===== design.v =====
module PIEZO_reality_and_damedame(RESETN,CLK_1MHZ,A,T,SONG );
input RESETN,CLK_1MHZ,A,T;
output SONG;
reg SONG;
reg BUFF,BUFF2;
reg [10:0] freq,freq2;
reg [31:0] CNT_SOUND,CNT_SOUND2;
integer CLK_COUNT,CLK_COUNT2;
integer scale,scale2;
always @(*)
begin
if(A&&~T)
	SONG = BUFF;
else if(~A&&T)
	SONG = BUFF2;	
else 
	SONG =0;
end
always @( posedge CLK_1MHZ)
begin
	case(scale)
		-2: freq <= 0;
		-1: freq <= 0;
		0: freq <= 1012;	 
		1:	freq <= 1516;	  
		2:	freq <= 955;		  
		3: freq <= 1012;	  
		4: freq <= 1136;	  
		5: freq <= 1275;	  
		6: freq <= 1012;	  
		7: freq <= 0;	     
		8: freq <= 1607;	  
		9: freq <= 955;		  
		10: freq <= 1012;	  
		11: freq <= 1136;	  
		12: freq <= 1275;	  
		13: freq <= 1012;	  
		14: freq <= 675;	  
		15: freq <= 758;	  
		16: freq <= 1012;	  
		17: freq <= 0;	 	  
		18: freq <= 1516;	  
		19: freq <= 1351;	  
		20: freq <= 1275;	  
		21: freq <= 1012;	  
		22: freq <= 1136;	  
		23: freq <= 1204;	  
		24: freq <= 1136;	  
		25: freq <= 0;	  
		26: freq <= 1516;	  
		27: freq <= 758;	  
		28: freq <= 851;	  
		29: freq <= 902;	  
		30: freq <= 851;	  
		31: freq <= 0;	  
		32: freq <= 1275;	  
		33: freq <= 851;	  
		34: freq <= 955;	  
		35: freq <= 1012;	  
		36: freq <= 955;	  
		37: freq <= 1012;	  
		38: freq <= 1136;	  
		39: freq <= 0;	 	  
		40: freq <= 1012;	  
		41: freq <= 1516;	  
		42: freq <= 955;	  
		43: freq <= 1012;	  
		44: freq <= 1136;	  
		45: freq <= 1275;	  
		46: freq <= 1012;	  
		47: freq <= 0;	     
		48: freq <= 1607;	  
		49: freq <= 955;	 
		50: freq <= 1012;	  
		51: freq <= 1136;	  
		52: freq <= 1275;	  
		53: freq <= 1012;	  
		54: freq <= 675;	  
		55: freq <= 758;	  
		56: freq <= 1012;	  
		57: freq <= 0;	 	  
		58: freq <= 1516;	  
		59: freq <= 1351;	  
		60: freq <= 1275;	  
		61: freq <= 1012;	  
		62: freq <= 1136;	  
		63: freq <= 1204;	  
		64: freq <= 1136;	  
		65: freq <= 0;	  
		66: freq <= 1516;	  
		67: freq <= 758;	  
		68: freq <= 851;	  
		69: freq <= 902;	  
		70: freq <= 851;	  
		71: freq <= 0;	  
		72: freq <= 1275;	  
		73: freq <= 851;	  
		74: freq <= 955;	  
		75: freq <= 1012;	  
		76: freq <= 1136;	  
		77: freq <= 1275;	  
		78: freq <= 1275;	  
		79: freq <= 0;       
		default: freq <= 0;
	endcase
	case(scale2)
		-2: freq2 <= 0;
		-1: freq2 <= 0;	 
		0: freq2 <= 955;	  
		1: freq2 <= 851;	  
		2: freq2 <= 955;	  
		3: freq2 <= 758;	  
		4: freq2 <= 758;	  
		5: freq2 <= 758;	  
		6: freq2 <= 758;	  
		7: freq2 <= 758;	  
		8: freq2 <= 0;	  
		8: freq2 <= 0;	  
		9: freq2 <= 955;	  
		10: freq2 <= 955;	  
		11: freq2 <= 1012;	
		12: freq2 <= 1012;	
		13: freq2 <= 1012;	
		14: freq2 <= 1012;	
		15: freq2 <= 955;	 
		16: freq2 <= 955;	 
		17: freq2 <= 851;	 
		18: freq2 <= 851;	 
		19: freq2 <= 1136;	  
		20: freq2 <= 1275;	  
		21: freq2 <= 1275;	 
		22: freq2 <= 1275;	 
		23: freq2 <= 1275;	 
		24: freq2 <= 1275;	 
		25: freq2 <= 1275;	 
		26: freq2 <= 1275;	 
		27: freq2 <= 0;	  
		28: freq2 <= 0;	  
		29: freq2 <= 0;	  
		30: freq2 <= 0;	  
		31: freq2 <= 1275;	  
		32: freq2 <= 1431;	  
		33: freq2 <= 1516;	  
		34: freq2 <= 1431;	  
		35: freq2 <= 1431;	  
		36: freq2 <= 1431;	  
		37: freq2 <= 1431;	  
		38: freq2 <= 1431;	  
		39: freq2 <= 0;	  
		40: freq2 <= 0;	  
		41: freq2 <= 1136;	  
		42: freq2 <= 1136;	  
		43: freq2 <= 1012;	 
		44: freq2 <= 1012;	 
		45: freq2 <= 1012;	 
		46: freq2<= 1012;	 
		47: freq2<= 758;	  
		48: freq2 <= 758;	  
		49: freq2 <= 1012;	 
		50: freq2 <= 1012;	 
		51: freq2 <= 851;	 
		52:	freq2 <= 955;	 
		53:	freq2 <= 955;	 
		54:	freq2 <= 955;	 
		55:	freq2 <= 955;	 
		56:	freq2 <= 955;	 
		57:	freq2 <= 955;	 
		58:	freq2 <= 955;	 
		59:	freq2 <= 0;	  
		60:	freq2 <= 0;	  
		61:	freq2 <= 0;	  
		62:	freq2 <= 0;	  
		63:	freq2 <= 955;	 
		64:	freq2 <= 851;	 
		65:	freq2 <= 955;	 
		66:	freq2 <= 758;	  
		67:	freq2 <= 758;	  
		68:	freq2 <= 758;	  
		69:	freq2 <= 758;	  
		70:	freq2 <= 758;	  
		71:	freq2 <= 0;	  
		72:	freq2 <= 0;	  
		73:	freq2 <= 1136;	  
		74:	freq2 <= 1012;	 
		75:	freq2 <= 955;	 
		76:	freq2 <= 955;	 
		77:	freq2 <= 955;	 
		78:	freq2 <= 955;	 
		79:	freq2 <= 851;	 
		80:	freq2 <= 851;	 
		81:	freq2 <= 851;	 
		82:	freq2 <= 851;	 
		83:	freq2 <= 1275;	  
		84:	freq2 <= 1275;	  
		85:	freq2 <= 851;	 
		86:	freq2 <= 851;	 
		87:	freq2 <= 955;	 
		88:	freq2 <= 955;	 
		89:	freq2 <= 955;	 
		90:	freq2 <= 955;	 
		91:	freq2 <= 955;	 
		92:	freq2 <= 955;	 
		93:	freq2 <= 0;	  
		94:	freq2 <= 0;	  
		95:	freq2<= 0;	  
		96:	freq2<= 0;	  
		97:	freq2 <= 1516;	  
		98:	freq2 <= 1431;	  
		99:	freq2 <= 1275;	  
	100:	freq2 <= 1431;	  
	101:	freq2 <= 955;	 
	102:	freq2 <= 955;	 
	103:	freq2 <= 955;	 
	104:	freq2 <= 955;	 
	105:	freq2 <= 955;	 
	106:	freq2 <= 955;	 
	107:	freq2 <= 0;	  
	108:	freq2 <= 0;	  
	109:	freq2 <= 0;	  
	110:	freq2 <= 0;	  
	111:	freq2 <= 0;	  
	112:	freq2 <= 0;	  
	113:	freq2 <= 1516;	 
	114:	freq2<= 1431;	 
	115:	freq2 <= 1275;	  
	116:	freq2 <= 1431;	  
	117:	freq2 <= 851;	 
	118:	freq2 <= 851;	 
	119:	freq2 <= 851;	 
	120:	freq2 <= 851;	 
	121:	freq2 <= 851;	 
	122:	freq2 <= 851;	 
	123:	freq2 <= 0;	  
	124:	freq2 <= 0;	  
	125:	freq2 <= 0;	  
	126:	freq2 <= 0;	  
	127:	freq2 <= 851;	 
	128:	freq2 <= 955;	 
	129:	freq2 <= 1012;	 
	130:	freq2<= 955;	 
	default: freq <= 0;
	endcase		
end
always @(negedge RESETN or posedge CLK_1MHZ)
begin
	if(RESETN==1'b0)
		begin
				scale <= -2;
				BUFF <= 0;
				CNT_SOUND <= 0;
				CLK_COUNT <= 0;
		end
	else
		begin
			if(A)
				begin
					if( scale== -2 || scale == -1||
						 scale == 1|| scale == 2|| scale == 4|| scale == 5 || scale == 7 ||
						 scale == 8|| scale == 9|| scale == 11|| scale == 12|| scale == 15||
						 scale == 17|| scale == 18|| scale == 19|| scale == 20|| scale == 21||
						 scale ==23|| scale ==25|| scale == 26|| scale == 27|| scale == 29||
						 scale ==31|| scale ==32|| scale ==33|| scale ==35 || scale ==37 ||
						 scale ==41|| scale ==42|| scale == 44|| scale == 45|| scale == 47||
						 scale == 48|| scale == 49|| scale == 51|| scale == 52|| scale == 55||
						 scale ==57|| scale ==58|| scale == 59|| scale == 60|| scale == 61||
						 scale ==63|| scale ==65|| scale == 66|| scale == 67|| scale == 69||
						 scale ==71|| scale ==72|| scale == 73|| scale == 75 )
						 begin
								if( (CLK_COUNT < 300000) )         
									begin
										if(CNT_SOUND >= freq)   
											begin
												CNT_SOUND <= 0;   
												BUFF <= ~BUFF;					
												CLK_COUNT <= CLK_COUNT+1; 
											end				
										else   
											begin
												CNT_SOUND <=CNT_SOUND +1;  
												CLK_COUNT <= CLK_COUNT+1;
											end
									end						
								else  
									begin
										CLK_COUNT <= 0;	
										CNT_SOUND <= 0;	
										scale <= scale + 1;
									end
						end
					else if(scale == 3|| scale == 6|| scale ==10|| scale ==22 || scale ==24 ||
						 scale ==28|| scale ==30|| scale == 34|| scale == 39|| scale == 43||
						 scale == 46|| scale == 50|| scale == 62|| scale == 64|| scale == 68 ||scale == 70||
						 scale ==74|| scale ==77|| scale == 79)
							begin
								if( (CLK_COUNT < 600000) )         
									begin
										if(CNT_SOUND >= freq)   
											begin
												CNT_SOUND <= 0;   
												BUFF <= ~BUFF;					
												CLK_COUNT <= CLK_COUNT+1; 
											end				
										else   
											begin
												CNT_SOUND <=CNT_SOUND +1;  
												CLK_COUNT <= CLK_COUNT+1;
											end
									end						
								else  
									begin
										CLK_COUNT <= 0;	
										CNT_SOUND <= 0;
										scale <= scale + 1;
									end
							end	
					else if(scale == 0|| scale ==14|| scale ==36|| scale ==40 || scale ==54 ||
						 scale ==76)
						 begin
								if( (CLK_COUNT < 900000) )         
									begin
										if(CNT_SOUND >= freq)   
											begin
												CNT_SOUND <= 0;   
												BUFF <= ~BUFF;					
												CLK_COUNT <= CLK_COUNT+1; 
											end				
										else   
											begin
												CNT_SOUND <=CNT_SOUND +1;  
												CLK_COUNT <= CLK_COUNT+1;
											end
									end						
								else  
									begin
										CLK_COUNT <= 0;	
										CNT_SOUND <= 0;	
										scale <= scale + 1;
									end
							end
					else if(scale == 13|| scale ==16|| scale ==38|| scale ==53 || scale ==56 ||
						 scale ==78)
						 begin
								if( (CLK_COUNT < 1200000) )         
									begin
										if(CNT_SOUND >= freq)   
											begin
												CNT_SOUND <= 0;   
												BUFF <= ~BUFF;					
												CLK_COUNT <= CLK_COUNT+1; 
											end				
										else   
											begin
												CNT_SOUND <=CNT_SOUND +1;  
												CLK_COUNT <= CLK_COUNT+1;
											end
									end						
								else  
									begin
										CLK_COUNT <= 0;	
										CNT_SOUND <= 0;	
										scale <= scale + 1;
									end
						 end
					else       
						begin
							scale <= -2;
							BUFF  <= 0;
							CNT_SOUND <= 0;
							CLK_COUNT <= 0;
						end
				end
				else 
					begin
							scale <= -2;
							BUFF  <= 0;
							CNT_SOUND <= 0;
							CLK_COUNT <= 0;
					end
			end
end
always @(negedge RESETN or posedge CLK_1MHZ)
begin
	if(RESETN==1'b0)
		begin
				scale2<= -2;
				BUFF2 <= 0;
				CNT_SOUND2 <= 0;
				CLK_COUNT2 <= 0;
		end
	else
		begin	
			if(T)
				begin
					if(scale2 < 131) 
						begin
							if( (CLK_COUNT2 < 250000) )        
											begin
												if(CNT_SOUND2 >= freq2)   
													begin
														CNT_SOUND2 <= 0;   
														BUFF2 <= ~BUFF2;					
														CLK_COUNT2 <= CLK_COUNT2+1; 
													end				
												else   
													begin
														CNT_SOUND2 <=CNT_SOUND2 +1;  
														CLK_COUNT2 <= CLK_COUNT2+1;
													end
												end						
							else 
								begin
									CLK_COUNT2 <= 0;	
									CNT_SOUND2 <= 0;	
									scale2 <= scale2 + 1;
								end
						end
					else
						begin
							CLK_COUNT2 <= 0;	
							CNT_SOUND2 <= 0;	
							scale2 <= -2;
						end
				end
				else
					begin
						scale2<= -2;
						BUFF2 <= 0;
						CNT_SOUND2 <= 0;
						CLK_COUNT2 <= 0;
					end
	  end
end
endmodule

===== run.sh =====
#!/bin/bash
# the make line also repeats each setting of config.mk as NAME=value (left out here)
make -C /OpenROAD-flow-scripts/flow DESIGN_CONFIG=/design/flow/config.mk WORK_HOME=/design/flow/orfs CLKGATE_MAP_FILE= finish

===== config.mk =====
export PLATFORM = sky130hd
export DESIGN_NAME = PIEZO_reality_and_damedame
export DESIGN_NICKNAME = PIEZO_reality_and_damedame
export VERILOG_FILES = /design/flow/design.v
export SDC_FILE = /design/flow/constraint.sdc
export NUM_CORES = 4
export LEC_CHECK = 0
export ABC_AREA = 0
export CAP_MARGIN = 0
export CORE_ASPECT_RATIO = 0.63
export CORE_MARGIN = 3
export CORE_UTILIZATION = 19
export CTS_CLUSTER_DIAMETER = 27
export CTS_CLUSTER_SIZE = 52
export GPL_ROUTABILITY_DRIVEN = 0
export HOLD_SLACK_MARGIN = 0.19
export PLACE_DENSITY_LB_ADDON = 0.16
export SLEW_MARGIN = 5

===== constraint.sdc =====
create_clock -name core_clock -period 3.59 [get_ports {CLK_1MHZ}]
set_input_delay 0.7180 -clock core_clock [delete_from_list [all_inputs] [get_ports {CLK_1MHZ}]]
set_output_delay 0.7180 -clock core_clock [all_outputs]
set_load 0.01 [all_outputs]

==> impl_metrics.py, run 1 <==
# Flow results
metrics = {
    "clock_tree": {
        "clock_latency_ns": 0.57,
        "cts.sink_count": 216,
        "tritoncts": "built",
        "clockBufferDepth": 3,
        "htreeDepth": 2,
        "numCtsBuffers": 58,
        "root_buffer": "clkbuf_16",
        "cts_hold_buf": 0,
        "clk_pin_slew_ns": 0.05,
    },
    "worst_setup_path": {
        "timing.rr.end": "CNT_SOUND[8]$_DFF_PN0_",
        "cp_common_cell": "a31oi_1",
        "critPathBufInv": 2,
        "arrival_ns": 3.89,
        "r2r.worst_path.cells": 13,
        "path_max_fanout": 12,
        "crit_chain": "inv_1 > ha_1 > buf_4 > nand2_1 > and2_1 > o31ai_1 > a31oi_1 > a31oi_1 > o21a_1 > nor4_2 > o21ai_2 > or2_2 > nor2_1",
        "critical_path_class": "reg2reg",
        "startpoint_type": "flop",
        "cpLargestDelayFamily": "simple AND/OR/NAND/NOR gates",
        "crit_cells": 13,
        "endpoint": "CNT_SOUND[8]$_DFF_PN0_",
        "worst-endpoint-required_ns": 4.08,
        "cp_slowest_cell": "dfstp_2",
        "cp-end-kind": "flop",
        "critPathLaunch": "scale[1]$_DFFE_PN1P_",
        "rrSetupSlack_ns": 0.19,
        "timing.rr.start": "scale[1]$_DFFE_PN1P_",
        "slowest_delay_ns": 0.52,
    },
    "run_status": {
        "outcome": "complete, no violations",
    },
    "sta": {
        "slew_headroom_pct": 42.8,
        "period_used_pct": 94.7,
        "clock_skew_ns": 0.0150,
        "hold_ws_ns": 0.182,
        "tightestPinTransition_ns": 0.848,
        "tns_ns": 0,
        "finalSetupViolations": 0,
        "min_period_ns": 3.40,
        "rsz0062_at_grt": "no",
        "drv_slew": 0,
        "hold_violations": 0,
        "max_freq_mhz": 294,
    },
    "yosys": {
        "synth_seq_share_pct": 46.8,
        "common_cells": "nor2_1 (167), dfrtp_1 (132), nand2_1 (107)",
        "async_flop_share_pct": 89.8,
        "area_leaders": "dfrtp_1 (28%), dfstp_2 (14%), nor2_1 (5.3%)",
        "yosys_cells": 1274,
        "most_common_cell": "nor2_1",
        "synthCells": 1274,
        "synth_top_cell_by_area": "dfrtp_1",
        "synth.distinct_cells": 78,
        "ys_sh_adder_pct": 3.63,
        "edf_count": 11,
        "ys_top_logic_family": "simple AND/OR/NAND/NOR gates",
        "simple_gate_area_share_pct": 24.1,
        "synth_top_area_share_pct": 28.2,
        "muxShareOfSynthArea_pct": 0.534,
        "synthAoiAreaFrac_pct": 13.7,
        "synth_warnings": 1,
        "yosysChipArea_sq_um": 11700,
        "ys_sh_xor_pct": 7.33,
        "syn_area_per_cell_sq_um": 9.20,
        "syn_area_sq_um": 11700,
        "synthFlopType": "dfrtp_1",
        "synth_flops": 216,
    },
    "detailed_routing": {
        "drt_wl_total_um": 31500,
        "drtAntennaViolNets": 0,
        "dr.pass1.iters": 5,
        "drc": 0,
        "wl_per_cell_um": 14.2,
        "via_count": 9555,
        "via_per_inst": 4.29,
        "drt-initial-drc-count": 668,
    },
    "floorplanning": {
        "io_pins": 5,
        "fp-row-count": 71,
        "die_w_um": 319,
        "dieArea_sq_um": 64800,
        "initCoreUtil_pct": 19.4,
        "core_area_sq_um": 60300,
        "fp.dieH_um": 203,
    },
    "job": {
        "drv_cap": 0,
        "warnings": 32,
    },
    "placed_design": {
        "port-buffer-count": 4,
        "hpwl_um": 21900,
    },
    "global_route": {
        "antenna_found_initial": 0,
        "grtUsageTotal_pct": 9.97,
        "grt_start_max_net_pins": 84,
        "grt_pass1_vias": 9527,
        "grt_pass1_wl_um": 53200,
        "grt_overflow": 0,
    },
    "power_and_ir_drop": {
        "p_clk_mw": 5.61,
        "pg_comb_uw": 107,
        "leakagePower_nw": 6.28,
        "power.switching_mw": 1.70,
        "seq-power_mw": 2.50,
        "ir_drop_v": 0.000278,
        "power.group.top": "the clock network",
        "power_density_nw_per_um2": 538,
        "p_int_mw": 6.52,
        "switching_share_pct": 20.7,
        "combPwrFrac_pct": 1.3,
        "p_seq_share_pct": 30.4,
        "pwr-share-clk_pct": 68.3,
    },
    "final_layout": {
        "areaGrowthSynthToFinish_pct": 30.4,
        "fin_nets": 1410,
    },
    "worst_hold_path": {
        "hold_class": "in2async",
    },
}
[metrics by stage]
| step | area [sq um] | total power [mW] | util [%] | instances | worst slack (ns) |
|---|---|---|---|---|---|
| after floorplan | 11900 | 2.57 | - | 1313 | 0.402 |
| after global placement | 13100 | 2.65 | 21.7 | 2114 | 0.0802 |
| after detailed placement | 13100 | 2.65 | 21.7 | 2114 | 0.0844 |
| after CTS | 15200 | 8.37 | 25.3 | 2223 | 0.0814 |
| after global routing | 15300 | 8.56 | 25.3 | 2224 | 0.0186 |
| final | 15300 | 8.22 | 25.3 | 2225 | 0.190 |
[routing by layer]
layer	part of all wire, %	up-vias	global-route usage (%)
met5	0	-	0
met4	1.6	0	2.55
met3	6.1	52	2.90
met2	35	221	12.0
met1	57	4561	16.3
li1	-	4721	-
[area by class of cell]
| type | instances | area (sq um) |
|---|---|---|
| clock inverter | 43 | 617 |
| tap | 803 | 1000 |
| inverter | 51 | 191 |
| multi-input combinational | 984 | 5970 |
| timing repair buffer | 61 | 509 |
| antenna | 1 | 2.50 |
| clock buffer | 66 | 1510 |
| sequential | 216 | 5480 |
| fill | 6352 | 45000 |
[timing repair]
action,4_1_cts,5_1_grt
buffers inserted,0,1
resized,0,10
endpoints found under the setup margin,0,95
==> run 2, diff against run 1 <==
ABC_AREA = not set   (was 0)
CAP_MARGIN = 20   (was 0)
CORE_ASPECT_RATIO = 0.52   (was 0.63)
CORE_MARGIN = 2   (was 3)
CORE_UTILIZATION = 72   (was 19)
CTS_CLUSTER_DIAMETER = 119   (was 27)
CTS_CLUSTER_SIZE = 16   (was 52)
GPL_ROUTABILITY_DRIVEN = 1   (was 0)
GPL_TIMING_DRIVEN = 1   (was not set)
HOLD_SLACK_MARGIN = not set   (was 0.19)
PLACE_DENSITY_LB_ADDON = 0.06   (was 0.16)
SETUP_SLACK_MARGIN = 0.52   (was not set)
SLEW_MARGIN = 20   (was 5)
clock period = 3.26 ns   (was 3.59 ns; I/O delays follow)
==> run 2 against run 1 <==
Against the previous run: the run now fails in global routing (5_1_grt); die area decreased by 73%; synthesized cell count stayed put; synthesized area stayed put.
==> impl_metrics.py, run 2 <==
# Physical implementation metrics
metrics = {
    "global_route": {
        "grtUsageTotal_pct": 79.9,
        "grt_overflow": 86,
    },
    "yosys": {
        "syn_area_sq_um": 11700,
        "synth_seq_share_pct": 46.8,
        "synth_warnings": 1,
        "yosysChipArea_sq_um": 11700,
        "synthCells": 1274,
        "ys_sh_adder_pct": 3.63,
        "yosys_cells": 1274,
        "synth_flops": 216,
        "common_cells": "nor2_1 (167), dfrtp_1 (132), nand2_1 (107)",
        "synth_top_area_share_pct": 28.2,
        "async_flop_share_pct": 89.8,
        "ys_top_logic_family": "simple AND/OR/NAND/NOR gates",
        "ys_sh_xor_pct": 7.33,
        "synthFlopType": "dfrtp_1",
        "most_common_cell": "nor2_1",
        "syn_area_per_cell_sq_um": 9.20,
        "muxShareOfSynthArea_pct": 0.534,
        "edf_count": 11,
        "simple_gate_area_share_pct": 24.1,
        "synth.distinct_cells": 78,
        "area_leaders": "dfrtp_1 (28%), dfstp_2 (14%), nor2_1 (5.3%)",
        "synthAoiAreaFrac_pct": 13.7,
        "synth_top_cell_by_area": "dfrtp_1",
    },
    "clock_tree": {
        "htreeDepth": 1,
        "root_buffer": "clkbuf_16",
        "cts.sink_count": 216,
        "numCtsBuffers": 17,
        "clockBufferDepth": 3,
    },
    "floorplanning": {
        "fp-row-count": 33,
        "io_pins": 5,
        "dieArea_sq_um": 17400,
        "die_w_um": 181,
        "fp.dieH_um": 96.0,
        "core_area_sq_um": 15800,
        "initCoreUtil_pct": 74.1,
    },
    "run_status": {
        "tool.error": "[ERROR GRT-0232] Routing congestion too high. Check the congestion heatmap in the GUI.",
        "haltStage": "global routing (5_1_grt)",
        "outcome": "aborted with a tool error",
    },
    "placed_design": {
        "dp_worst_setup_slack_ns": -0.0473,
        "gp_congestion": 1.04,
        "hpwl_um": 21900,
        "dpl-instance-area_sq_um": 12700,
        "port-buffer-count": 4,
    },
}
[run 2: metrics by stage]
stage,total power [mW],instances
2_1_floorplan,2.83,1313
3_3_place_gp,2.90,1541
4_1_cts,4.82,1639
3_5_place_dp,2.91,1541
[run 2: layer usage]
metal | GRT overflow | GRT usage, %
met1 | 0 | 79.4
met5 | 0 | 31.1
met4 | 42 | 84.3
met3 | 7 | 64.1
met2 | 37 | 97.0
[run 2: timing repair]
action / CTS
endpoints found under the hold margin: 0
hold buffers: 0
gates cloned: 3
resized: 135
setup endpoints to repair: 121
pin swaps: 50
setup buffers: 66
==> run 3, diff against run 2 <==
CORE_ASPECT_RATIO = not set   (was 0.52)
CORE_UTILIZATION = 52   (was 72)
CTS_CLUSTER_DIAMETER = not set   (was 119)
CTS_CLUSTER_SIZE = not set   (was 16)
GPL_ROUTABILITY_DRIVEN = not set   (was 1)
GPL_TIMING_DRIVEN = not set   (was 1)
PLACE_DENSITY_LB_ADDON = not set   (was 0.06)
SETUP_SLACK_MARGIN = not set   (was 0.52)
clock period = 5.51 ns   (was 3.26 ns; I/O delays follow)
==> run 3 against run 2 <==
Against the previous run: now clean on timing, DRC and antenna; die area up 37%; synthesized cell count unchanged; synthesized area unchanged.
==> impl_metrics.py, run 3 <==
# Flow results
metrics = {
    "yosys": {
        "ys_sh_adder_pct": 3.63,
        "synth_flops": 216,
        "syn_area_per_cell_sq_um": 9.20,
        "yosysChipArea_sq_um": 11700,
        "ys_sh_xor_pct": 7.33,
        "ys_top_logic_family": "simple AND/OR/NAND/NOR gates",
        "async_flop_share_pct": 89.8,
        "synth_seq_share_pct": 46.8,
        "area_leaders": "dfrtp_1 (28%), dfstp_2 (14%), nor2_1 (5.3%)",
        "most_common_cell": "nor2_1",
        "syn_area_sq_um": 11700,
        "synth_warnings": 1,
        "synth.distinct_cells": 78,
        "synthAoiAreaFrac_pct": 13.7,
        "simple_gate_area_share_pct": 24.1,
        "synthFlopType": "dfrtp_1",
        "synth_top_cell_by_area": "dfrtp_1",
        "edf_count": 11,
        "synth_top_area_share_pct": 28.2,
        "synthCells": 1274,
        "yosys_cells": 1274,
        "muxShareOfSynthArea_pct": 0.534,
        "common_cells": "nor2_1 (167), dfrtp_1 (132), nand2_1 (107)",
    },
    "worst_hold_path": {
        "holdPathStages": 1,
        "min_delay_worst_endpoint": "CLK_COUNT2[0]$_DFF_PN0_",
        "hp-start": "CLK_COUNT2[0]$_DFF_PN0_",
        "hold_class": "reg2reg",
    },
    "final_layout": {
        "fin_nets": 1327,
        "areaGrowthSynthToFinish_pct": 9.37,
        "fillCellCount": 1928,
        "fin_area_sq_um": 12800,
    },
    "sta": {
        "rsz0062_at_grt": "no",
        "layout_setup_ws_ns": 1.47,
        "tns_ns": 0,
        "slew_headroom_pct": 38.1,
        "finalSetupViolations": 0,
        "drv_slew": 0,
        "hold_violations": 0,
        "tightestPinTransition_ns": 0.927,
        "max_freq_mhz": 247,
        "period_used_pct": 73.3,
        "min_period_ns": 4.04,
        "clock_skew_ns": 0.00795,
    },
    "global_route": {
        "met1_usage_pct": 31.3,
        "met3_usage_pct": 2.85,
        "grt_overflow": 0,
        "top_usage_layer": "met2",
        "grt_use_met2_pct": 32.4,
        "antenna_found_initial": 0,
        "grt_start_max_net_pins": 102,
        "grt_pass1_vias": 8581,
        "grtUsageTotal_pct": 21.1,
        "grt_pass1_wl_um": 42100,
    },
    "detailed_routing": {
        "drc": 0,
        "wl_per_cell_um": 15.5,
        "via_per_inst": 5.69,
        "via_count": 9030,
        "antenna-diode-count": 0,
        "drtAntennaViolNets": 0,
        "drt-initial-drc-count": 563,
        "dr.pass1.iters": 5,
        "drt_wl_total_um": 24600,
    },
    "floorplanning": {
        "io_pins": 5,
        "dieArea_sq_um": 23700,
        "fp.dieH_um": 154,
        "fp-row-count": 54,
        "die_w_um": 154,
        "initCoreUtil_pct": 53.4,
        "core_area_sq_um": 22000,
    },
    "clock_tree": {
        "htreeDepth": 1,
        "clockBufferDepth": 3,
        "cts.sink_count": 216,
        "clk_pin_slew_ns": 0.06,
        "tritoncts": "built",
        "cts.repair.resized": 0,
        "postCtsSetupBuffers": 0,
        "numCtsBuffers": 24,
        "clock_latency_ns": 0.51,
        "root_buffer": "clkbuf_16",
        "cts_hold_buf": 0,
    },
    "worst_setup_path": {
        "critPathLaunch": "scale[3]$_DFFE_PN1P_",
        "timing.rr.start": "scale[3]$_DFFE_PN1P_",
        "startpoint_type": "flop",
        "critical_path_class": "reg2reg",
        "arrival_ns": 4.44,
        "crit_cells": 10,
        "cp-end-kind": "flop",
        "endpoint": "scale[17]$_DFFE_PN1P_",
        "crit_chain": "or3b_2 > o21ai_1 > a32o_1 > a21oi_1 > o221a_2 > nor4_1 > and2_1 > o211ai_1 > nor2_1 > nor2_1",
        "timing.rr.end": "scale[17]$_DFFE_PN1P_",
        "cp_common_cell": "nor2_1",
        "cpLargestDelayFamily": "simple AND/OR/NAND/NOR gates",
        "worst-endpoint-required_ns": 5.91,
        "path_max_fanout": 34,
        "critPathBufInv": 0,
        "slowest_delay_ns": 0.91,
        "cp_slowest_cell": "dfstp_2",
        "rrSetupSlack_ns": 1.47,
        "r2r.worst_path.cells": 10,
    },
    "placed_design": {
        "hpwl_um": 16400,
        "gp_congestion": 0.919,
        "dp_worst_setup_slack_ns": 1.51,
        "port-buffer-count": 4,
        "dpl-instance-area_sq_um": 12100,
    },
    "power_and_ir_drop": {
        "combPwrFrac_pct": 1.9,
        "switching_share_pct": 21.0,
        "power.group.top": "sequential cells",
        "power.switching_uw": 667,
        "p_total_mw": 3.18,
        "leakagePower_nw": 5.37,
        "p_clk_mw": 1.49,
        "seq-power_mw": 1.63,
        "ir_drop_v": 0.000247,
        "p_int_mw": 2.51,
        "pwr-share-clk_pct": 47.0,
        "power_density_nw_per_um2": 248,
        "p_seq_share_pct": 51.1,
        "pg_comb_uw": 61.0,
    },
    "job": {
        "warnings": 35,
        "drv_cap": 0,
    },
    "run_status": {
        "outcome": "complete, no violations",
    },
}
run 3: layout make-up:
type | instances | area (sq um) | area share [%]
timing repair buffer | 12 | 104 | 0.810
inverter | 51 | 191 | 1.49
sequential | 216 | 5480 | 42.8
clock buffer | 36 | 706 | 5.51
multi-input combinational | 984 | 5930 | 46.3
clock inverter | 8 | 51.3 | 0.400
tap | 280 | 350 | 2.73
run 3: through the flow:
stage          cells  hold WS, ns  utilization, %
3_5_place_dp    1543        0.474            54.9
6_report        1587        0.474            58.4
2_1_floorplan   1313        0.433               -
3_3_place_gp    1543        0.460            54.9
4_1_cts         1587        0.480            58.4
5_1_grt         1587        0.501            58.4
run 3: metal layers:
metal	vias up	wire (um)
li1	4509	-
met1	4291	12200
met2	188	10800
met3	42	963
met4	0	576
met5	-	0
==> run 4, diff against run 3 <==
CORE_UTILIZATION = 70   (was 52)
clock period = 4.37 ns   (was 5.51 ns; I/O delays follow)
==> run 4 against run 3 <==
Against the previous run: still clean on timing, DRC and antenna; non-clock buffer count is 5 higher; maximum frequency is 4.5% higher; combinational power is 31% higher; die area is 25% lower; design area hardly changed; synthesized cell count stayed put; global-route usage is 9.3 points higher; critical endpoint is now scale[22]$_DFFE_PN1P_.
==> impl_metrics.py, run 4 <==
# Flow results
metrics = {
    "yosys": {
        "synthFlopType": "dfrtp_1",
        "ys_sh_xor_pct": 7.33,
        "synthAoiAreaFrac_pct": 13.7,
        "synth_top_cell_by_area": "dfrtp_1",
        "synth_flops": 216,
        "yosys_cells": 1274,
        "common_cells": "nor2_1 (167), dfrtp_1 (132), nand2_1 (107)",
        "simple_gate_area_share_pct": 24.1,
        "syn_area_per_cell_sq_um": 9.20,
        "async_flop_share_pct": 89.8,
        "yosysChipArea_sq_um": 11700,
        "edf_count": 11,
        "synth_warnings": 1,
        "synth_seq_share_pct": 46.8,
        "synth.distinct_cells": 78,
        "syn_area_sq_um": 11700,
        "ys_sh_adder_pct": 3.63,
        "area_leaders": "dfrtp_1 (28%), dfstp_2 (14%), nor2_1 (5.3%)",
        "synthCells": 1274,
        "most_common_cell": "nor2_1",
        "synth_top_area_share_pct": 28.2,
        "ys_top_logic_family": "simple AND/OR/NAND/NOR gates",
        "muxShareOfSynthArea_pct": 0.534,
    },
    "global_route": {
        "grt_pass1_vias": 9165,
        "grt_pass1_wl_um": 45000,
        "grtUsageTotal_pct": 30.4,
        "grt_start_max_net_pins": 136,
        "grt_overflow": 0,
        "antenna_found_initial": 0,
    },
    "worst_setup_path": {
        "r2r.worst_path.cells": 12,
        "rrSetupSlack_ns": 0.50,
        "arrival_ns": 4.28,
        "worst-endpoint-required_ns": 4.78,
        "cp_slowest_cell": "dfstp_2",
        "critPathLaunch": "scale[3]$_DFFE_PN1P_",
        "path_max_fanout": 34,
        "cpLargestDelayFamily": "AND-OR/OR-AND gates",
        "timing.rr.start": "scale[3]$_DFFE_PN1P_",
        "crit_chain": "or3b_2 > o21ai_1 > a32o_1 > a21oi_1 > o221a_2 > nor4_1 > nor4_1 > o21ai_2 > buf_4 > nor2_2 > buf_4 > a211oi_1",
        "critical_path_class": "reg2reg",
        "slowest_delay_ns": 0.90,
        "timing.rr.end": "scale[22]$_DFFE_PN1P_",
        "critPathBufInv": 2,
        "crit_cells": 12,
        "cp-end-kind": "flop",
        "endpoint": "scale[22]$_DFFE_PN1P_",
        "startpoint_type": "flop",
    },
    "job": {
        "drv_cap": 0,
        "warnings": 36,
    },
    "clock_tree": {
        "cts.repair.resized": 0,
        "clockBufferDepth": 3,
        "clk_pin_slew_ns": 0.06,
        "htreeDepth": 1,
        "cts.sink_count": 216,
        "cts_hold_buf": 0,
        "root_buffer": "clkbuf_16",
        "clock_latency_ns": 0.51,
        "postCtsSetupBuffers": 0,
        "numCtsBuffers": 23,
        "tritoncts": "built",
    },
    "power_and_ir_drop": {
        "pg_comb_uw": 80.2,
        "p_clk_mw": 1.97,
        "p_int_mw": 3.25,
        "power.group.top": "sequential cells",
        "pwr-share-clk_pct": 48.0,
        "ir_drop_v": 0.000328,
        "power_density_nw_per_um2": 320,
        "leakagePower_nw": 5.40,
        "p_total_mw": 4.10,
        "combPwrFrac_pct": 2.0,
        "p_seq_share_pct": 50.0,
        "seq-power_mw": 2.05,
        "switching_share_pct": 20.8,
        "power.switching_uw": 851,
    },
    "detailed_routing": {
        "wl_per_cell_um": 17.2,
        "via_count": 9474,
        "antenna-diode-count": 0,
        "via_per_inst": 6.19,
        "drt-initial-drc-count": 1146,
        "drt_wl_total_um": 26200,
        "drtAntennaViolNets": 0,
        "dr.pass1.iters": 8,
        "drc": 0,
    },
    "sta": {
        "tns_ns": 0,
        "drv_slew": 0,
        "clock_skew_ns": 0.0150,
        "slew_headroom_pct": 35.5,
        "min_period_ns": 3.87,
        "finalSetupViolations": 0,
        "rsz0062_at_grt": "no",
        "hold_violations": 0,
        "tightestPinTransition_ns": 0.967,
        "period_used_pct": 88.5,
        "max_freq_mhz": 259,
    },
    "final_layout": {
        "fin_cells": 1530,
        "fin_nets": 1331,
        "areaGrowthSynthToFinish_pct": 9.33,
    },
    "run_status": {
        "outcome": "complete, no violations",
    },
    "worst_hold_path": {
        "hp-start": "CLK_COUNT2[0]$_DFF_PN0_",
        "min_delay_worst_endpoint": "CLK_COUNT2[0]$_DFF_PN0_",
        "hold_class": "reg2reg",
        "holdPathStages": 1,
    },
    "floorplanning": {
        "fp.dieH_um": 133,
        "initCoreUtil_pct": 71.2,
        "dieArea_sq_um": 17800,
        "core_area_sq_um": 16500,
        "die_w_um": 133,
        "io_pins": 5,
        "fp-row-count": 47,
    },
    "placed_design": {
        "port-buffer-count": 4,
        "gp_congestion": 0.908,
        "hpwl_um": 16900,
        "place_inst": 1488,
    },
}
run 4: per-layer routing:
| metal | part of all wire (%) | GRT usage (%) |
|---|---|---|
| met1 | 43 | 42.5 |
| met5 | 0 | 0 |
| met2 | 49 | 50.4 |
| met4 | 2.7 | 8.04 |
| met3 | 5.2 | 4.30 |
run 4: per-stage QoR:
| step | hold slack [ns] | instance area [sq um] | util (%) | setup WS, ns |
|---|---|---|---|---|
| floorplan | 0.433 | 11900 | - | 1.18 |
| global placement | 0.457 | 12000 | 73.1 | 0.625 |
| detailed placement | 0.461 | 12000 | 73.1 | 0.537 |
| CTS | 0.469 | 12800 | 77.8 | 0.523 |
| global route | 0.502 | 12800 | 77.8 | 0.167 |
| finish | 0.467 | 12800 | 77.8 | 0.502 |
run 4: area by class of cell:
| class | instances | area, sq um |
|---|---|---|
| inverters | 51 | 191 |
| fillers | 1114 | 3650 |
| clock buffers | 32 | 671 |
| repair buffers | 17 | 155 |
| flip-flops and latches | 216 | 5480 |
| well taps | 220 | 275 |
| clock inverters | 10 | 105 |
| multi-input cells | 984 | 5930 |
==> run 5, diff against run 4 <==
CORE_ASPECT_RATIO = 0.52   (was not set)
CORE_UTILIZATION = 67   (was 70)
CTS_CLUSTER_DIAMETER = 281   (was not set)
CTS_CLUSTER_SIZE = 16   (was not set)
GPL_ROUTABILITY_DRIVEN = 1   (was not set)
GPL_TIMING_DRIVEN = 0   (was not set)
PLACE_DENSITY_LB_ADDON = 0.06   (was not set)
SETUP_SLACK_MARGIN = 0.64   (was not set)
clock period = 4.86 ns   (was 4.37 ns; I/O delays follow)
==> run 5 against run 4 <==
Against the previous run: still clean on timing, DRC and antenna; count of clock-buffer cells in the layout fell by 4; maximum frequency decreased by 7.2%; wire length rose by 9.6%; critical path depth increased by 2; critical endpoint is now scale[11]$_DFFE_PN1P_; largest power group unchanged.
==> impl_metrics.py, run 5 <==
# Flow results
metrics = {
    "sta": {
        "hold_ws_ns": 0.467,
        "tightestPinTransition_ns": 0.941,
        "max_freq_mhz": 240,
        "clock_skew_ns": 0.0235,
        "min_period_ns": 4.17,
        "slew_headroom_pct": 36.4,
        "hold_violations": 0,
        "rsz0062_at_grt": "no",
        "period_used_pct": 85.7,
        "finalSetupViolations": 0,
        "drv_slew": 0,
    },
    "floorplanning": {
        "dieArea_sq_um": 18600,
        "initCoreUtil_pct": 69.2,
        "die_w_um": 187,
        "core_area_sq_um": 16900,
        "fp.dieH_um": 99.4,
        "fp-row-count": 34,
        "io_pins": 5,
    },
    "worst_setup_path": {
        "startpoint_type": "flop",
        "arrival_ns": 4.57,
        "slowest_delay_ns": 0.58,
        "path_max_fanout": 10,
        "worst-endpoint-required_ns": 5.26,
        "critPathLaunch": "scale[1]$_DFFE_PN1P_",
        "crit_cells": 14,
        "timing.rr.start": "scale[1]$_DFFE_PN1P_",
        "cp-end-kind": "flop",
        "r2r.worst_path.cells": 14,
        "critical_path_class": "reg2reg",
        "endpoint": "scale[11]$_DFFE_PN1P_",
        "rrSetupSlack_ns": 0.69,
        "crit_chain": "ha_1 > clkbuf_1 > nor2b_1 > a32oi_1 > o21ai_0 > a21oi_1 > a31oi_1 > o21ai_1 > nand3_1 > o211ai_1 > buf_2 > nor2_1 > buf_2 > nor2_1",
        "timing.rr.end": "scale[11]$_DFFE_PN1P_",
        "critPathBufInv": 3,
        "cpLargestDelayFamily": "AND-OR/OR-AND gates",
        "cp_slowest_cell": "dfstp_2",
    },
    "yosys": {
        "syn_area_sq_um": 11700,
        "edf_count": 11,
        "simple_gate_area_share_pct": 24.1,
        "ys_sh_xor_pct": 7.33,
        "ys_sh_adder_pct": 3.63,
        "yosysChipArea_sq_um": 11700,
        "synth.distinct_cells": 78,
        "ys_top_logic_family": "simple AND/OR/NAND/NOR gates",
        "async_flop_share_pct": 89.8,
        "most_common_cell": "nor2_1",
        "synth_top_cell_by_area": "dfrtp_1",
        "synth_warnings": 1,
        "synth_flops": 216,
        "area_leaders": "dfrtp_1 (28%), dfstp_2 (14%), nor2_1 (5.3%)",
        "synth_top_area_share_pct": 28.2,
        "synthAoiAreaFrac_pct": 13.7,
        "synthFlopType": "dfrtp_1",
        "synth_seq_share_pct": 46.8,
        "yosys_cells": 1274,
        "common_cells": "nor2_1 (167), dfrtp_1 (132), nand2_1 (107)",
        "synthCells": 1274,
        "muxShareOfSynthArea_pct": 0.534,
        "syn_area_per_cell_sq_um": 9.20,
    },
    "placed_design": {
        "hpwl_um": 21000,
        "gp_congestion": 1.01,
        "port-buffer-count": 4,
        "dpl-instance-area_sq_um": 12200,
    },
    "global_route": {
        "grt_pass1_wl_um": 47400,
        "met3_usage_pct": 8.93,
        "grt_overflow": 0,
        "grtUsageTotal_pct": 31.6,
        "met1_usage_pct": 51.8,
        "grt_start_max_net_pins": 103,
        "antenna_found_initial": 0,
        "grt_use_met2_pct": 41.5,
        "grt_pass1_vias": 9033,
        "top_usage_layer": "met1",
    },
    "power_and_ir_drop": {
        "power_density_nw_per_um2": 253,
        "p_clk_mw": 1.30,
        "p_int_mw": 2.51,
        "switching_share_pct": 22.0,
        "pwr-share-clk_pct": 40.5,
        "leakagePower_nw": 5.32,
        "ir_drop_v": 0.000255,
        "combPwrFrac_pct": 2.3,
        "p_total_mw": 3.22,
        "power.group.top": "sequential cells",
        "p_seq_share_pct": 57.2,
        "seq-power_mw": 1.84,
        "power.switching_uw": 710,
        "pg_comb_uw": 75.2,
    },
    "detailed_routing": {
        "drt-initial-drc-count": 1229,
        "drc": 0,
        "wl_per_cell_um": 18.2,
        "antenna-diode-count": 0,
        "via_per_inst": 6.22,
        "drt_wl_total_um": 28800,
        "via_count": 9837,
        "drtAntennaViolNets": 0,
        "dr.pass1.iters": 5,
    },
    "worst_hold_path": {
        "hold_class": "in2async",
    },
    "job": {
        "drv_cap": 0,
        "warnings": 34,
    },
    "final_layout": {
        "fin_area_sq_um": 12700,
        "fin_nets": 1375,
        "utilization_pct": 75.1,
        "areaGrowthSynthToFinish_pct": 8.59,
    },
    "clock_tree": {
        "clk_pin_slew_ns": 0.08,
        "tritoncts": "built",
        "numCtsBuffers": 17,
        "cts_hold_buf": 0,
        "clock_latency_ns": 0.50,
        "htreeDepth": 1,
        "cts.sink_count": 216,
        "root_buffer": "clkbuf_16",
        "clockBufferDepth": 3,
        "postCtsSetupBuffers": 0,
    },
    "run_status": {
        "outcome": "complete, no violations",
    },
}
## run 5: per-layer routing
layer	part of all wire, %	vias to the layer above	wire length (um)
li1	-	4591	-
met1	49	4688	14000
met2	38	516	11100
met3	11	40	3290
met4	1.3	2	362
met5	0.077	-	22
## run 5: cell type report
| cell class | instances | area [sq um] |
|---|---|---|
| inverters | 51 | 191 |
| flip-flops and latches | 216 | 5480 |
| multi-input cells | 984 | 5940 |
| well taps | 234 | 293 |
| repair buffers | 5 | 72.6 |
| clock inverters | 2 | 17.5 |
| clock buffers | 28 | 467 |
| plain buffers | 62 | 263 |
| fillers | 1232 | 4210 |
## run 5: repair_timing
action | CTS | global route
hold endpoints to repair | 0 | 0
endpoints found under the setup margin | 0 | 31
resized | 0 | 3
## run 5: stage by stage
stage | setup TNS (ns) | cells | setup slack (ns)
after CTS | 0 | 1582 | 0.958
after detailed placement | 0 | 1552 | 1.00
final | 0 | 1582 | 0.693
after global routing | 0 | 1582 | 0.645
after global placement | -799.93 | 1551 | -4.91
after floorplan | 0 | 1313 | 1.67
==> run 6, diff against run 5 <==
CORE_ASPECT_RATIO = not set   (was 0.52)
CORE_UTILIZATION = 72   (was 67)
CTS_CLUSTER_DIAMETER = not set   (was 281)
CTS_CLUSTER_SIZE = 23   (was 16)
GPL_ROUTABILITY_DRIVEN = not set   (was 1)
GPL_TIMING_DRIVEN = not set   (was 0)
PLACE_DENSITY_LB_ADDON = 0.14   (was 0.06)
SETUP_SLACK_MARGIN = not set   (was 0.64)
clock period = 4.12 ns   (was 4.86 ns; I/O delays follow)
==> run 6 against run 5 <==
Against the previous run: highest routed layer is now met4; die area decreased by 7.0%; critical path type unchanged; cell count is 3.2% lower; still clean on timing, DRC and antenna; synthesized area did not move; design area up 0.61%; maximum frequency rose by 7.3%; sequential power up 18%; global-route usage barely moved; wire length decreased by 5.4%; first-iteration DRC count up 11%; largest power group unchanged.
==> impl_metrics.py, run 6 <==
# Flow results
metrics = {
    "worst_setup_path": {
        "critical_path_class": "reg2reg",
        "startpoint_type": "flop",
        "worst-endpoint-required_ns": 4.53,
        "path_max_fanout": 38,
        "crit_cells": 11,
        "critPathBufInv": 1,
        "timing.rr.start": "scale[4]$_DFFE_PN1P_",
        "timing.rr.end": "scale[4]$_DFFE_PN1P_",
        "cpLargestDelayFamily": "AND-OR/OR-AND gates",
        "critPathLaunch": "scale[4]$_DFFE_PN1P_",
        "rrSetupSlack_ns": 0.24,
        "crit_chain": "nand2_1 > o21ai_1 > a32o_1 > a21oi_1 > o221a_2 > nor4_1 > nor4_1 > o21ai_2 > buf_4 > o21ai_0 > o21ai_0",
        "slowest_delay_ns": 0.88,
        "arrival_ns": 4.29,
        "cp_slowest_cell": "dfstp_2",
        "cp-end-kind": "flop",
        "endpoint": "scale[4]$_DFFE_PN1P_",
        "r2r.worst_path.cells": 11,
    },
    "sta": {
        "max_freq_mhz": 258,
        "finalSetupViolations": 0,
        "drv_slew": 0,
        "tightestPinTransition_ns": 0.955,
        "clock_skew_ns": 0.0215,
        "tns_ns": 0,
        "slew_headroom_pct": 35.5,
        "hold_violations": 0,
        "period_used_pct": 94.2,
        "min_period_ns": 3.88,
        "rsz0062_at_grt": "no",
    },
    "detailed_routing": {
        "drtAntennaViolNets": 0,
        "via_per_inst": 6.35,
        "via_count": 9724,
        "drc": 0,
        "top_layer": "met4",
        "drt-initial-drc-count": 1368,
        "wl_met2_um": 13200,
        "drt_wl_total_um": 27200,
        "antenna-diode-count": 0,
        "wl_met1_um": 11500,
        "wl_per_cell_um": 17.8,
        "met3WireLength_um": 1660,
        "dr.pass1.iters": 7,
    },
    "power_and_ir_drop": {
        "power.switching_uw": 930,
        "pg_comb_uw": 85.6,
        "leakagePower_nw": 5.40,
        "seq-power_mw": 2.17,
        "p_clk_mw": 2.03,
        "p_seq_share_pct": 50.7,
        "power_density_nw_per_um2": 335,
        "p_int_mw": 3.36,
        "power.group.top": "sequential cells",
        "p_total_mw": 4.29,
        "pwr-share-clk_pct": 47.3,
        "switching_share_pct": 21.7,
        "ir_drop_v": 0.000374,
        "combPwrFrac_pct": 2.0,
    },
    "final_layout": {
        "comb_area_sq_um": 5930,
        "regArea_sq_um": 5480,
        "fin_nets": 1336,
        "fillCellCount": 993,
        "areaGrowthSynthToFinish_pct": 9.25,
    },
    "yosys": {
        "edf_count": 11,
        "yosysChipArea_sq_um": 11700,
        "syn_area_sq_um": 11700,
        "synth.distinct_cells": 78,
        "area_leaders": "dfrtp_1 (28%), dfstp_2 (14%), nor2_1 (5.3%)",
        "synthCells": 1274,
        "common_cells": "nor2_1 (167), dfrtp_1 (132), nand2_1 (107)",
        "synth_top_area_share_pct": 28.2,
        "muxShareOfSynthArea_pct": 0.534,
        "synthAoiAreaFrac_pct": 13.7,
        "synthFlopType": "dfrtp_1",
        "most_common_cell": "nor2_1",
        "synth_top_cell_by_area": "dfrtp_1",
        "synth_warnings": 1,
        "ys_sh_xor_pct": 7.33,
        "async_flop_share_pct": 89.8,
        "syn_area_per_cell_sq_um": 9.20,
        "synth_flops": 216,
        "simple_gate_area_share_pct": 24.1,
        "ys_top_logic_family": "simple AND/OR/NAND/NOR gates",
        "ys_sh_adder_pct": 3.63,
        "yosys_cells": 1274,
        "synth_seq_share_pct": 46.8,
    },
    "clock_tree": {
        "cts.repair.resized": 0,
        "clockBufferDepth": 3,
        "clock_latency_ns": 0.52,
        "clk_pin_slew_ns": 0.06,
        "root_buffer": "clkbuf_16",
        "tritoncts": "built",
        "htreeDepth": 1,
        "numCtsBuffers": 23,
        "cts_hold_buf": 0,
        "postCtsSetupBuffers": 0,
        "cts.sink_count": 216,
    },
    "placed_design": {
        "gp_congestion": 0.960,
        "hpwl_um": 17000,
        "port-buffer-count": 4,
    },
    "job": {
        "warnings": 34,
        "drv_cap": 0,
    },
    "worst_hold_path": {
        "hold_class": "in2async",
    },
    "floorplanning": {
        "fp.dieH_um": 132,
        "die_w_um": 132,
        "core_area_sq_um": 15900,
        "fp-row-count": 46,
        "initCoreUtil_pct": 73.8,
        "io_pins": 5,
        "dieArea_sq_um": 17300,
    },
    "global_route": {
        "grt_pass1_wl_um": 45700,
        "grt_pass1_vias": 9367,
        "grt_overflow": 0,
        "antenna_found_initial": 0,
        "grt_start_max_net_pins": 105,
        "grtUsageTotal_pct": 31.6,
    },
    "run_status": {
        "outcome": "complete, no violations",
    },
}
[run 6: stage by stage]
stage,hold WS [ns],cells,instance area (sq um),setup slack (ns),util [%]
after CTS,0.432,1531,12800,0.344,80.6
after global routing,0.476,1531,12800,0.0425,80.6
final,0.376,1531,12800,0.238,80.6
after detailed placement,0.469,1489,12100,0.377,76.0
after global placement,0.456,1489,12100,0.555,76.0
after floorplan,0.433,1313,11900,0.932,-
[run 6: final cells by class]
class                           count  share of cell area [%]
Multi-Input combinational cell    984                    46.3
Sequential cell                   216                    42.8
Clock buffer                       29                    4.75
Tap cell                          216                    2.11
Timing Repair Buffer               22                    1.50
Inverter                           51                    1.50
Clock inverter                     13                   0.987
[run 6: layer usage]
layer	vias up	GRT usage [%]
met2	437	52.8
li1	4534	-
met5	-	0
met1	4662	43.1
met3	91	4.09
met4	0	10.6
==> run 7, diff against run 6 <==
CAP_MARGIN = 10   (was 20)
CORE_UTILIZATION = 70   (was 72)
CTS_CLUSTER_SIZE = 36   (was 23)
PLACE_DENSITY_LB_ADDON = not set   (was 0.14)
SETUP_SLACK_MARGIN = 1.0   (was not set)
clock period = 4.03 ns   (was 4.12 ns; I/O delays follow)
==> run 7 against run 6 <==
Against the previous run: still clean; cell count up 5.9%; first-iteration DRC count up 26%; register-to-register slack better by 0.08 ns; non-clock buffer count up 83; clock skew down 0.0025 ns; sequential share of layout area down 4.8 points; synthesized area unchanged; worst setup slack better by 0.084 ns; maximum frequency up 4.7%; synthesized cell count unchanged; global-route usage up 1.6 points.
==> impl_metrics.py, run 7 <==
# Flow results
metrics = {
    "clock_tree": {
        "cts.sink_count": 216,
        "htreeDepth": 1,
        "clockBufferDepth": 3,
        "cts_hold_buf": 0,
        "clk_pin_slew_ns": 0.06,
        "root_buffer": "clkbuf_16",
        "tritoncts": "built",
        "clock_latency_ns": 0.53,
        "numCtsBuffers": 23,
    },
    "final_layout": {
        "fillCellCount": 759,
        "fin_nets": 1421,
        "areaGrowthSynthToFinish_pct": 23.8,
        "comb_area_sq_um": 6750,
        "fin_cells": 1621,
        "fin_area_sq_um": 14500,
        "regArea_sq_um": 5510,
    },
    "worst_setup_path": {
        "rrSetupSlack_ns": 0.32,
        "r2r.worst_path.cells": 15,
        "critical_path_class": "reg2reg",
        "worst-endpoint-required_ns": 4.48,
        "timing.rr.start": "scale[5]$_DFFE_PN1P_",
        "critPathLaunch": "scale[5]$_DFFE_PN1P_",
        "arrival_ns": 4.16,
        "cpLargestDelayFamily": "AND-OR/OR-AND gates",
        "crit_chain": "buf_6 > buf_8 > buf_4 > nand2_1 > and2_1 > o31ai_1 > a31oi_1 > a31oi_2 > o21ai_2 > nand3_1 > o211ai_1 > buf_4 > a311oi_4 > buf_6 > a211oi_1",
        "critPathBufInv": 5,
        "slowest_delay_ns": 0.69,
        "startpoint_type": "flop",
        "path_max_fanout": 7,
        "endpoint": "scale[14]$_DFFE_PN1P_",
        "cp_slowest_cell": "dfstp_4",
        "crit_cells": 15,
        "cp-end-kind": "flop",
        "timing.rr.end": "scale[14]$_DFFE_PN1P_",
    },
    "power_and_ir_drop": {
        "combPwrFrac_pct": 2.5,
        "switching_share_pct": 22.1,
        "power.group.top": "sequential cells",
        "pg_comb_uw": 112,
        "p_total_mw": 4.51,
        "p_seq_share_pct": 49.3,
        "power_density_nw_per_um2": 311,
        "leakagePower_nw": 5.98,
        "p_int_mw": 3.51,
        "pwr-share-clk_pct": 48.2,
        "p_clk_mw": 2.17,
        "power.switching_uw": 998,
        "seq-power_mw": 2.22,
        "ir_drop_v": 0.000411,
    },
    "yosys": {
        "muxShareOfSynthArea_pct": 0.534,
        "synth_flops": 216,
        "edf_count": 11,
        "synth_top_cell_by_area": "dfrtp_1",
        "synthCells": 1274,
        "synthFlopType": "dfrtp_1",
        "ys_sh_adder_pct": 3.63,
        "yosys_cells": 1274,
        "common_cells": "nor2_1 (167), dfrtp_1 (132), nand2_1 (107)",
        "synth_warnings": 1,
        "most_common_cell": "nor2_1",
        "simple_gate_area_share_pct": 24.1,
        "synth_seq_share_pct": 46.8,
        "ys_sh_xor_pct": 7.33,
        "syn_area_sq_um": 11700,
        "synth_top_area_share_pct": 28.2,
        "synth.distinct_cells": 78,
        "async_flop_share_pct": 89.8,
        "synthAoiAreaFrac_pct": 13.7,
        "area_leaders": "dfrtp_1 (28%), dfstp_2 (14%), nor2_1 (5.3%)",
        "yosysChipArea_sq_um": 11700,
        "ys_top_logic_family": "simple AND/OR/NAND/NOR gates",
        "syn_area_per_cell_sq_um": 9.20,
    },
    "run_status": {
        "outcome": "complete, no violations",
    },
    "sta": {
        "period_used_pct": 92.0,
        "max_freq_mhz": 270,
        "slew_headroom_pct": 44.3,
        "finalSetupViolations": 0,
        "min_period_ns": 3.71,
        "drv_slew": 0,
        "rsz0062_at_grt": "yes",
        "tns_ns": 0,
        "tightestPinTransition_ns": 0.827,
        "hold_violations": 0,
        "clock_skew_ns": 0.0190,
    },
    "detailed_routing": {
        "wl_per_cell_um": 21.9,
        "drt_wl_total_um": 35500,
        "drtAntennaViolNets": 0,
        "drc": 0,
        "dr.pass1.iters": 10,
        "via_per_inst": 6.81,
        "via_count": 11043,
        "drt-initial-drc-count": 1724,
    },
    "global_route": {
        "antenna_found_initial": 1,
        "grt_start_max_net_pins": 104,
        "met3_usage_pct": 4.49,
        "grt_pass1_vias": 9935,
        "grt_overflow": 0,
        "grt_use_met2_pct": 55.0,
        "met1_usage_pct": 45.5,
        "top_usage_layer": "met2",
        "grt_pass1_wl_um": 48800,
        "grtUsageTotal_pct": 33.3,
    },
    "placed_design": {
        "port-buffer-count": 4,
        "hpwl_um": 17300,
        "gp_congestion": 0.939,
        "dpl-instance-area_sq_um": 12100,
        "place_inst": 1493,
    },
    "floorplanning": {
        "initCoreUtil_pct": 71.2,
        "core_area_sq_um": 16500,
        "dieArea_sq_um": 17800,
        "io_pins": 5,
        "fp.dieH_um": 133,
        "die_w_um": 133,
        "fp-row-count": 47,
    },
    "worst_hold_path": {
        "hold_class": "in2async",
    },
    "job": {
        "warnings": 38,
        "drv_cap": 0,
    },
}
## run 7: repair_timing
item / 4_1_cts / 5_1_grt
gates resized: 93 / 126
cloned: 2 / 5
endpoints found under the setup margin: 124 / 120
buffers inserted: 43 / 35
hold endpoints to repair: 0 / 0
pin swaps: 24 / 45
## run 7: final cells by class
type,count,area share (%)
Antenna cell,1,0.0172
Clock buffer,35,4.78
Clock inverter,7,0.569
Inverter,51,1.36
Multi-Input combinational cell,986,46.5
Sequential cell,216,38.0
Tap cell,220,1.90
Timing Repair Buffer,105,6.90
## run 7: layer usage
layer | wire length, um | share of wire [%]
met2 | 17100 | 48
met5 | 0 | 0
met1 | 13000 | 36
met4 | 2380 | 6.7
met3 | 3150 | 8.9
## run 7: metrics by stage
| step | hold slack (ns) | setup WS (ns) | utilization (%) |
|---|---|---|---|
| final | 0.332 | 0.322 | 88.1 |
| after global routing | 0.440 | 0.373 | 88.1 |
| after CTS | 0.392 | 0.897 | 82.9 |
| after detailed placement | 0.455 | 0.319 | 73.6 |
| after global placement | 0.451 | 0.472 | 73.6 |
| after floorplan | 0.433 | 1.01 | - |
==> run 8, diff against run 7 <==
CORE_UTILIZATION = 72   (was 70)
SETUP_SLACK_MARGIN = not set   (was 1.0)
clock period = 6.4 ns   (was 4.03 ns; I/O delays follow)
==> run 8 against run 7 <==
Against the previous run: still clean on timing, DRC and antenna; synthesized cell count stayed put; hold slack better by 0.15 ns; sequential cell count stayed put; core utilization is 8.0 points lower; sequential share of layout area is 5.1 points higher; register-to-register slack better by 1.9 ns; design area is 12% lower; critical path type is now in2out.
==> impl_metrics.py, run 8 <==
# Flow results
metrics = {
    "detailed_routing": {
        "via_per_inst": 6.32,
        "drtAntennaViolNets": 0,
        "drc": 0,
        "via_count": 9610,
        "wl_per_cell_um": 17.6,
        "drt-initial-drc-count": 782,
        "drt_wl_total_um": 26800,
        "dr.pass1.iters": 5,
    },
    "yosys": {
        "synth_warnings": 1,
        "area_leaders": "dfrtp_1 (28%), dfstp_2 (14%), nor2_1 (5.3%)",
        "async_flop_share_pct": 89.8,
        "synthAoiAreaFrac_pct": 13.7,
        "ys_sh_adder_pct": 3.63,
        "edf_count": 11,
        "synthCells": 1274,
        "syn_area_sq_um": 11700,
        "synth_seq_share_pct": 46.8,
        "synthFlopType": "dfrtp_1",
        "ys_sh_xor_pct": 7.33,
        "synth.distinct_cells": 78,
        "yosys_cells": 1274,
        "simple_gate_area_share_pct": 24.1,
        "ys_top_logic_family": "simple AND/OR/NAND/NOR gates",
        "syn_area_per_cell_sq_um": 9.20,
        "synth_top_area_share_pct": 28.2,
        "synth_top_cell_by_area": "dfrtp_1",
        "yosysChipArea_sq_um": 11700,
        "common_cells": "nor2_1 (167), dfrtp_1 (132), nand2_1 (107)",
        "synth_flops": 216,
        "most_common_cell": "nor2_1",
        "muxShareOfSynthArea_pct": 0.534,
    },
    "power_and_ir_drop": {
        "p_int_mw": 2.19,
        "leakagePower_nw": 5.35,
        "power_density_nw_per_um2": 217,
        "pwr-share-clk_pct": 47.4,
        "p_total_mw": 2.77,
        "power.group.top": "sequential cells",
        "seq-power_mw": 1.40,
        "power.switching_uw": 576,
        "p_seq_share_pct": 50.6,
        "combPwrFrac_pct": 2.0,
        "p_clk_mw": 1.31,
        "switching_share_pct": 20.8,
        "pg_comb_uw": 54.0,
        "ir_drop_v": 0.000249,
    },
    "sta": {
        "tns_ns": 0,
        "tightestPinTransition_ns": 0.977,
        "rsz0062_at_grt": "no",
        "hold_violations": 0,
        "slew_headroom_pct": 34.8,
        "min_period_ns": 4.29,
        "max_freq_mhz": 233,
        "period_used_pct": 67.0,
        "finalSetupViolations": 0,
        "drv_slew": 0,
        "clock_skew_ns": 0.0111,
    },
    "worst_setup_path": {
        "cp-end-kind": "output pin",
        "path_max_fanout": 6,
        "cp_common_cell": "clkdlybuf4s50_1",
        "critPathBufInv": 2,
        "cp_slowest_cell": "clkdlybuf4s50_1",
        "rrSetupSlack_ns": 2.23,
        "slowest_delay_ns": 0.63,
        "worst-endpoint-required_ns": 5.12,
        "timing.rr.start": "scale[4]$_DFFE_PN1P_",
        "crit_chain": "clkdlybuf4s50_1 > nand2_1 > o21ai_0 > clkdlybuf4s50_1",
        "cpLargestDelayFamily": "buffers and inverters",
        "startpoint_type": "input pin",
        "timing.rr.end": "scale[27]$_DFFE_PN1P_",
        "crit_cells": 4,
        "arrival_ns": 3.01,
        "endpoint": "SONG",
        "critical_path_class": "in2out",
        "critPathLaunch": "A",
        "r2r.worst_path.cells": 10,
    },
    "worst_hold_path": {
        "hp-start": "scale2[31]$_DFFE_PN1P_",
        "holdPathStages": 2,
        "hold_class": "reg2reg",
        "min_delay_worst_endpoint": "scale2[31]$_DFFE_PN1P_",
    },
    "clock_tree": {
        "clock_latency_ns": 0.50,
        "root_buffer": "clkbuf_16",
        "cts_hold_buf": 0,
        "clk_pin_slew_ns": 0.05,
        "postCtsSetupBuffers": 0,
        "tritoncts": "built",
        "clockBufferDepth": 3,
        "htreeDepth": 1,
        "cts.sink_count": 216,
        "numCtsBuffers": 23,
        "cts.repair.resized": 0,
    },
    "final_layout": {
        "fin_cells": 1520,
        "utilization_pct": 80.1,
        "areaGrowthSynthToFinish_pct": 8.57,
        "fin_nets": 1325,
        "regArea_sq_um": 5480,
        "fin_area_sq_um": 12700,
        "comb_area_sq_um": 5930,
        "fillCellCount": 1019,
    },
    "floorplanning": {
        "initCoreUtil_pct": 73.8,
        "io_pins": 5,
        "core_area_sq_um": 15900,
        "dieArea_sq_um": 17300,
        "die_w_um": 132,
        "fp-row-count": 46,
        "fp.dieH_um": 132,
    },
    "placed_design": {
        "hpwl_um": 16800,
        "dpl-instance-area_sq_um": 12000,
        "port-buffer-count": 4,
        "gp_congestion": 0.957,
        "place_inst": 1478,
    },
    "global_route": {
        "grt_overflow": 0,
        "grtUsageTotal_pct": 30.9,
        "antenna_found_initial": 1,
        "grt_start_max_net_pins": 89,
        "grt_pass1_vias": 9074,
        "grt_pass1_wl_um": 44700,
    },
    "job": {
        "warnings": 34,
        "drv_cap": 0,
    },
    "run_status": {
        "outcome": "complete, no violations",
    },
}
run 8: routing by layer:
metal,share of wire [%],track usage [%],vias to the layer above
li1,-,-,4520
met3,5.5,3.59,64
met1,43,43.8,4667
met4,2.8,9.84,0
met2,49,50.5,359
met5,0,0,-
run 8: final cells by class:
cell class / count / share of cell area (%)
multi-input combinational: 984 / 46.6
sequential: 216 / 43.1
clock buffer: 32 / 5.10
tap: 216 / 2.12
inverter: 51 / 1.50
clock inverter: 9 / 0.777
timing repair buffer: 11 / 0.757
antenna: 1 / 0.0197
run 8: stage by stage:
step                      worst slack [ns]  hold slack [ns]
final                                 2.11            0.484
after global routing                  1.86            0.505
after CTS                             2.14            0.482
after detailed placement              2.15            0.460
after global placement                2.18            0.453
after floorplan                       3.21            0.433
Power is estimated from default activity; no workload was simulated.
